==> inputs of job 9459 <==
==> flow/design.v <==
`timescale 1ns/10ps
module IOTDF( clk, rst, in_en, iot_in, fn_sel, busy, valid, iot_out);
input        clk;
input        rst;
input        in_en;
input  [7:0] iot_in;
input  [2:0] fn_sel;
output     busy;
output reg valid;
output reg [127:0] iot_out;
parameter GRAY2BIN = 3'b001; 
parameter FIR      = 3'b010; 
reg [9:0] counter;
reg [9:0] counter_delay1;
reg [9:0] counter_delay2;
reg [127:0] iot_data;
reg [127:0] prep_to_out;
reg [127:0] prep_to_output;
reg [127:0] wait_to;
always @(posedge clk or posedge rst) begin
    if(rst) begin
        counter <= 0;
    end else if(in_en) begin
        if (counter == 960) counter <= 0;
        else counter <= counter + 1;
    end else begin
        counter <= counter;
    end 
end
always @(posedge clk or posedge rst) begin
    if(rst) begin
        counter_delay1 <= 0;
        counter_delay2 <= 0;
    end else if(in_en) begin
        counter_delay1 <= counter;
        counter_delay2 <= counter_delay1;
    end else begin
        counter_delay1 <= counter_delay1;
        counter_delay2 <= counter_delay2;
    end
end
always @(posedge clk or posedge rst) begin
    if(rst) begin
        iot_data <= 0;
    end else if(in_en) begin
        iot_data[7:0] <= iot_in;
        iot_data[127:8] <= iot_data[119:0];
    end else begin
        iot_data <= iot_data;
    end
end
always @(posedge clk) begin
    if(!rst && in_en) begin
        wait_to <= iot_data;
    end else begin
        wait_to <= wait_to;
    end
end
integer idx;
always @(*) begin
    if(rst) begin
        prep_to_out = 0;
        prep_to_output = 0;
    end else if(in_en) begin
        if(fn_sel == GRAY2BIN) begin
            if (counter_delay1[3:0] == 15) begin
                prep_to_output = 0;
                prep_to_out[127] = iot_data[127];
                for (idx = 126; idx >= 0; idx = idx - 1) begin
                    prep_to_out[idx] = prep_to_out[idx + 1] ^ iot_data[idx];
                end
            end else begin
                prep_to_out = 0;
                prep_to_output = 0;
            end
        end else if(fn_sel == FIR) begin
            if (counter_delay1[3:0] == 15) begin
                prep_to_out = iot_data;
                prep_to_output = 0;
            end else if (counter_delay2[3:0] == 15) begin
                prep_to_out = wait_to;
                prep_to_output[127:120] = (((prep_to_out[127:120] * 8'd5) >> 3)+ 1) >> 1;
                prep_to_output[119:112] = ((((prep_to_out[119:112] * 8'd5)+(prep_to_out[127:120] * 8'd9)) >> 3)+ 1) >> 1;
                prep_to_output[111:104] = ((((prep_to_out[111:104] * 8'd5)+(prep_to_out[119:112] * 8'd9)+(prep_to_out[127:120] * 8'd2)) >>3)+ 1) >> 1;
                prep_to_output[103:96] = ((((prep_to_out[103:96] * 8'd5)+(prep_to_out[111:104] * 8'd9)+(prep_to_out[119:112] * 8'd2)) >>3)+ 1) >> 1;
                prep_to_output[95:88] = ((((prep_to_out[95:88] * 8'd5)+(prep_to_out[103:96] * 8'd9)+(prep_to_out[111:104] * 8'd2)) >>3)+ 1) >> 1;
                prep_to_output[87:80] = ((((prep_to_out[87:80] * 8'd5)+(prep_to_out[95:88] * 8'd9)+(prep_to_out[103:96] * 8'd2)) >>3)+ 1) >> 1;
                prep_to_output[79:72] = ((((prep_to_out[79:72] * 8'd5)+(prep_to_out[87:80] * 8'd9)+(prep_to_out[95:88] * 8'd2)) >>3)+ 1) >> 1;
                prep_to_output[71:64] = ((((prep_to_out[71:64] * 8'd5)+(prep_to_out[79:72] * 8'd9)+(prep_to_out[87:80] * 8'd2)) >>3)+ 1) >> 1;
                prep_to_output[63:56] = ((((prep_to_out[63:56] * 8'd5)+(prep_to_out[71:64] * 8'd9)+(prep_to_out[79:72] * 8'd2)) >>3)+ 1) >> 1;
                prep_to_output[55:48] = ((((prep_to_out[55:48] * 8'd5)+(prep_to_out[63:56] * 8'd9)+(prep_to_out[71:64] * 8'd2)) >>3)+ 1) >> 1;
                prep_to_output[47:40] = ((((prep_to_out[47:40] * 8'd5)+(prep_to_out[55:48] * 8'd9)+(prep_to_out[63:56] * 8'd2)) >>3)+ 1) >> 1;
                prep_to_output[39:32] = ((((prep_to_out[39:32] * 8'd5)+(prep_to_out[47:40] * 8'd9)+(prep_to_out[55:48] * 8'd2)) >>3)+ 1) >> 1;
                prep_to_output[31:24] = ((((prep_to_out[31:24] * 8'd5)+(prep_to_out[39:32] * 8'd9)+(prep_to_out[47:40] * 8'd2)) >>3)+ 1) >> 1;
                prep_to_output[23:16] = ((((prep_to_out[23:16] * 8'd5)+(prep_to_out[31:24] * 8'd9)+(prep_to_out[39:32] * 8'd2)) >>3)+ 1) >> 1;
                prep_to_output[15:8] = ((((prep_to_out[15:8] * 8'd5)+(prep_to_out[23:16] * 8'd9)+(prep_to_out[31:24] * 8'd2)) >>3)+ 1) >> 1;
                prep_to_output[7:0] = ((((prep_to_out[7:0] * 8'd5)+(prep_to_out[15:8] * 8'd9)+(prep_to_out[23:16] * 8'd2)) >>3)+ 1) >> 1;
            end else begin
                prep_to_out = 0;
                prep_to_output = 0;
            end
        end else begin
            prep_to_out = 0;
            prep_to_output = 0;
        end
    end else begin
        prep_to_out = 0;
        prep_to_output = 0;
    end
end
assign busy = 0;
always @(posedge clk or posedge rst) begin
    if(rst) begin
        valid <= 0;
    end else if(in_en) begin
        case(fn_sel)
            GRAY2BIN: begin
                if (counter_delay1[3:0] == 15) begin
                    valid <= 1;
                end else begin
                    valid <= 0;
                end
            end
            FIR: begin
                if (counter_delay2[3:0] == 15) begin
                    valid <= 1;
                end else begin
                    valid <= 0;
                end
            end
            default: begin
                valid <= 0;
            end
        endcase
    end
end
always @(posedge clk or posedge rst) begin
    if(rst) begin
        iot_out <= 0;
    end else if(in_en) begin
        case(fn_sel)
            GRAY2BIN: begin
                if (counter_delay1[3:0] == 15) begin
                    iot_out <= prep_to_out;
                end
            end
            FIR: begin
                if (counter_delay2[3:0] == 15) begin
                    iot_out <= prep_to_output;
                end 
            end
            default: begin
                iot_out <= 1'b0;
            end
        endcase
    end
end
endmodule
==> flow/run.sh <==
#!/bin/bash
# the make line also repeats each setting of config.mk as NAME=value (left out here)
make -C /OpenROAD-flow-scripts/flow DESIGN_CONFIG=/design/flow/config.mk WORK_HOME=/design/flow/orfs CLKGATE_MAP_FILE= finish
==> flow/config.mk <==
export PLATFORM = sky130hd
export DESIGN_NAME = IOTDF
export DESIGN_NICKNAME = IOTDF
export VERILOG_FILES = /design/flow/design.v
export SDC_FILE = /design/flow/constraint.sdc
export NUM_CORES = 4
export LEC_CHECK = 0
export ABC_AREA = 1
export CAP_MARGIN = 20
export CORE_MARGIN = 2
export CORE_UTILIZATION = 70
export CTS_CLUSTER_SIZE = 13
export HOLD_SLACK_MARGIN = -0.1
export MAX_ROUTING_LAYER = met4
export PLACE_DENSITY_LB_ADDON = 0.25
export SLEW_MARGIN = 20
==> flow/constraint.sdc <==
create_clock -name core_clock -period 4.37 [get_ports {clk}]
set_input_delay 0.8740 -clock core_clock [delete_from_list [all_inputs] [get_ports {clk}]]
set_output_delay 0.8740 -clock core_clock [all_outputs]
set_load 0.01 [all_outputs]
==> job 5879: changes against job 9459 <==
Settings changed: ABC_AREA 1 to unset, CORE_UTILIZATION 70 to 71, CTS_CLUSTER_SIZE 13 to 36, PLACE_DENSITY set to 0.94, PLACE_DENSITY_LB_ADDON 0.25 to unset.
==> flow/constraint.sdc (replaced) <==
create_clock -name core_clock -period 4.41 [get_ports {clk}]
set_input_delay 0.8820 -clock core_clock [delete_from_list [all_inputs] [get_ports {clk}]]
set_output_delay 0.8820 -clock core_clock [all_outputs]
set_load 0.01 [all_outputs]
==> results <==
metric                                                                      job 5879                   job 9459
# placed instances                                                              4201                       5346
Initial Util                                                                   72.0%                      70.7%
Fraction of synthesized cell area in xor and xnor cells                        13.1%                      3.65%
Row cnt                                                                           81                         83
Synthesized area divided by synthesized cell count                        11.1 sq um                 9.03 sq um
Floorplan net count                                                             3938                       4771
Total of cells resized after clock tree synthesis                                143                        646
Count of instantiated cells in the yosys netlist                                3183                       4016
Result of the run                                           finished with violations  aborted with a tool error
Last stage reached                                                                 -             global routing
Violated checks                                                         setup timing                          -
Synthesized netlist cell count                                                  3183                       4016
Synthesized chip area reported by yosys                                  35300 sq um                36300 sq um
Compound Share, Synth                                                          7.93%                      9.47%
Share of the yosys chip area belonging to registers                            30.4%                      29.6%
Floorplan Core Area                                                      49100 sq um                51300 sq um
Post-synthesis mux area share                                                  4.37%                     0.186%
Area after DPL                                                           39600 sq um                42800 sq um
Share of Yosys cell area claimed by the top area cell type                     19.5%                      19.0%

* * *

==> yarrow: inputs <==
Starts from the design.v that is shown in full above.
==> flow/config.mk <==
export PLATFORM = sky130hd
export DESIGN_NAME = IOTDF
export DESIGN_NICKNAME = IOTDF
export VERILOG_FILES = /design/flow/design.v
export SDC_FILE = /design/flow/constraint.sdc
export NUM_CORES = 4
export LEC_CHECK = 0
export ABC_AREA = 1
export CAP_MARGIN = 20
export CORE_MARGIN = 2
export CORE_UTILIZATION = 70
export CTS_CLUSTER_DIAMETER = 314
export CTS_CLUSTER_SIZE = 13
export MAX_ROUTING_LAYER = met4
export PLACE_DENSITY_LB_ADDON = 0.25
export SLEW_MARGIN = 20
==> flow/constraint.sdc <==
create_clock -name core_clock -period 4.37 [get_ports {clk}]
set_input_delay 0.8740 -clock core_clock [delete_from_list [all_inputs] [get_ports {clk}]]
set_output_delay 0.8740 -clock core_clock [all_outputs]
set_load 0.01 [all_outputs]
run.sh (not shown) runs the stock make flow with config.mk's settings and CLKGATE_MAP_FILE=.
==> indigo: changes against yarrow <==
ABC_AREA = default   (was 1)
CORE_UTILIZATION = 71   (was 70)
CTS_CLUSTER_DIAMETER = default   (was 314)
CTS_CLUSTER_SIZE = 33   (was 13)
MAX_ROUTING_LAYER = default   (was met4)
PLACE_DENSITY_LB_ADDON = default   (was 0.25)
==> flow/constraint.sdc (replaced) <==
create_clock -name core_clock -period 4.75 [get_ports {clk}]
set_input_delay 0.9500 -clock core_clock [delete_from_list [all_inputs] [get_ports {clk}]]
set_output_delay 0.9500 -clock core_clock [all_outputs]
set_load 0.01 [all_outputs]
==> juniper: changes against yarrow <==
ABC_AREA = default   (was 1)
CORE_UTILIZATION = 66   (was 70)
CTS_CLUSTER_DIAMETER = default   (was 314)
CTS_CLUSTER_SIZE = 54   (was 13)
HOLD_SLACK_MARGIN = -0.08   (was default)
MAX_ROUTING_LAYER = default   (was met4)
PLACE_DENSITY = 0.6   (was default)
PLACE_DENSITY_LB_ADDON = default   (was 0.25)
SETUP_SLACK_MARGIN = 1.74   (was default)
TNS_END_PERCENT = 5   (was default)
==> flow/constraint.sdc (replaced) <==
create_clock -name core_clock -period 6.86 [get_ports {clk}]
set_input_delay 1.3720 -clock core_clock [delete_from_list [all_inputs] [get_ports {clk}]]
set_output_delay 1.3720 -clock core_clock [all_outputs]
set_load 0.01 [all_outputs]
==> harbor: changes against yarrow <==
ABC_AREA = default   (was 1)
CAP_MARGIN = 0   (was 20)
CORE_UTILIZATION = 72   (was 70)
CTS_CLUSTER_DIAMETER = 397   (was 314)
CTS_CLUSTER_SIZE = default   (was 13)
MAX_ROUTING_LAYER = default   (was met4)
PLACE_DENSITY = 0.6   (was default)
PLACE_DENSITY_LB_ADDON = default   (was 0.25)
SETUP_SLACK_MARGIN = 1.78   (was default)
==> flow/constraint.sdc (replaced) <==
create_clock -name core_clock -period 5.95 [get_ports {clk}]
set_input_delay 1.1900 -clock core_clock [delete_from_list [all_inputs] [get_ports {clk}]]
set_output_delay 1.1900 -clock core_clock [all_outputs]
set_load 0.01 [all_outputs]
==> results <==
- yarrow aborted during global routing (5_1_grt) with GRT-0232. indigo completed with no timing, DRC or antenna violations. juniper finished clean. harbor ran to the end with no violations.
- Wire length: harbor > indigo > juniper.
- Worst hold slack, highest first: harbor, juniper, indigo.
- Synthesized cell count: juniper is lower than yarrow (about 20%).
- The lowest setup slack belongs to indigo, the highest to juniper.
- The lowest maximum frequency belongs to harbor, the highest to indigo.
- The first-iteration DRC count of harbor is 2.6 times that of juniper.
==> figures <==
quantity                                                                  juniper                   indigo                     yarrow                   harbor
Mux frac, synth                                                            0.0437                   0.0437                    0.00186                   0.0437
Synthesis-to-layout area growth                                             11.0%                    14.7%                          -                    27.9%
Final-report hold violation count                                               0                        0                          -                        0
Initial DRC Count                                                            1568                     1989                          -                     4013
Floorplan die area                                                     55300 um^2               51500 um^2                 53600 um^2               50800 um^2
Mapped Nets                                                                  3938                     3938                       4771                     3938
Maximum fanout along the worst path                                             8                        5                          -                        7
CP arrival                                                                5.45 ns                  5.15 ns                          -                  5.53 ns
Worst setup SP type                                                          flop                     flop                          -                     flop
Status                                                    complete, no violations  complete, no violations  aborted with a tool error  complete, no violations
Last stage reached                                                              -                        -   global routing (5_1_grt)                        -
Non-clock buffer contribution to total cell area                           0.0421                   0.0677                          -                    0.100
Number of buffers added by the clock tree synthesis step                       46                       46                         36                       45
Post-route core utilization                                                 0.743                    0.825                          -                    0.928
Routed length on met3                                                     5.07 mm                  7.28 mm                          -                  16.7 mm
